## maple
Design TPU, start of the top module:
module TPU(
    clk,
    rst_n,
    in_valid,
    K,
    M,
    N,
    busy,
    A_wr_en,
    A_index,
    A_data_in,
    A_data_out,
    B_wr_en,
    B_index,
    B_data_in,
    B_data_out,
    C_wr_en,
    C_index,
    C_data_in,
    C_data_out
);
Size in the first run: about 460 I/O pins.
Settings: LEC_CHECK=0, CAP_MARGIN=15, CORE_MARGIN=2, CORE_UTILIZATION=72, CTS_CLUSTER_DIAMETER=28, CTS_CLUSTER_SIZE=32, MAX_ROUTING_LAYER=met4, SETUP_SLACK_MARGIN=1.67, SLEW_MARGIN=20; clock period 5.74 ns.
run.sh (not shown) runs the stock make flow with config.mk's settings and CLKGATE_MAP_FILE=.
maple completed end to end; final checks failed (setup timing).
Edits applied to the flow inputs when going from maple to zinc:
- removing CTS_CLUSTER_DIAMETER (formerly 28)
- removing MAX_ROUTING_LAYER (formerly met4)
- changing SETUP_SLACK_MARGIN from 1.67 to 1.22
- changing the clock period (ns, I/O delays scaled along) from 5.74 to 6.84
==> results <==
The flow for zinc finished, though final verification flagged setup timing. From the logs: maple reached the end of the flow and failed the layout checks with setup timing. Comparing count of filler cells inserted in the layout for zinc and maple, the smaller number came from maple. Taking maple as the reference point, the initial antenna violation count of zinc falls by 19%. Changes observed in zinc relative to maple: worst slack on hold paths rose 0.35 ns; number of standard cells in the final layout excluding fillers saw a decrease; iteration tally of the first detailed-router pass went down 5; combinational fraction of design power now sits higher. On total power, the higher figure sits with maple, not zinc. Total non-filler cell area in the finished layout (zinc vs. maple) decreases by a few percent.
diff inputs: zinc => raven
- CTS_CLUSTER_SIZE no longer set, was 32
- CORE_UTILIZATION now 11, was 72
- CAP_MARGIN now 20, was 15
- SETUP_SLACK_MARGIN no longer set, was 1.22
- the clock period (ns, I/O delays scaled along) now 12.8, was 6.84
Results
raven closes out successfully: all stages finished, all timing, DRC and antenna checks passed. Delta (raven minus zinc): total of plain and repair buffers excluding clock buffers decreased by 482 relative to the old numbers, path length in cells of the critical path decreased by 2 relative to the old numbers, final core utilization decreased by 70 points relative to the old numbers, total clock buffers created by CTS increased by 21 relative to the old numbers, placed cell count increased by 81% relative to the old numbers. Sort raven and zinc by total power asc -> top: raven. Taking zinc as 1.0, raven lands at 1.09 on cell area after placement. The estimated wirelength of the detail-placed design of raven is higher than that of zinc. Critical path capture point = P00.mult_res[15]$_DFF_NN0_: raven; critical path capture point = P01.mult_res[15]$_DFF_NN0_: zinc.
--- input diff raven..nickel ---
- CORE_UTILIZATION: 11 -> 19
- the clock period (ns, I/O delays scaled along): 12.8 -> 9.85
### Flow results
- In the metrics for nickel and raven, the one carrying the higher wire length on met3 is raven.
- Comparing nickel against raven, there is no change at all in count of cells along the worst hold path.
- Compared with raven, nickel shows final core area utilization higher by 8.7 points.
- For nickel, the launching element of the worst setup path was B_data_reg[11][2]$_DFFE_PN0P_, unlike raven, where it was A_data_reg[15][5]$_DFFE_PN0P_.
- Measured against nickel, the chip height of raven comes out at 1.3 times the reference value.
- Changes observed in nickel relative to raven: overall via count from detail_route moved down, peak fanout along the critical path -5.
- When the final numbers for nickel and raven were put side by side, the row count turned out to be smaller in nickel.
## Diff of input files: cedar against nickel
- ABC_AREA: unset -> 1
- MAX_ROUTING_LAYER: unset -> met4
- CAP_MARGIN: 20 -> 15
- SETUP_SLACK_MARGIN: unset -> -0.39
- CTS_CLUSTER_DIAMETER: unset -> 27
- CORE_UTILIZATION: 19 -> 72
- the clock period (ns, I/O delays scaled along): 9.85 -> 5.47
## What came out
cedar finished every stage; the final checks, however, were not passed, the failures being setup timing.
nickel did not stop at any stage, and its layout met the timing, DRC and antenna checks.
Delta (cedar minus nickel): global-route usage went up; cell count went down.
Re worst hold slack: nickel and cedar aren't equal, and the higher value belongs to nickel.
A uppermost signal routing layer after detailed routing of met4 is what cedar shows, while met5 belongs to nickel.
Via count of the first global-routing pass: nickel and cedar compared, higher one is cedar
Total power of the final layout up 15 mW in cedar wrt nickel
Between nickel and cedar, the number of cell instances on the worst register-to-register path is higher for cedar.
Final core area utilization in cedar is 65 points higher than in nickel
Power figures rest on the tool's default switching activity, not on a simulated workload.
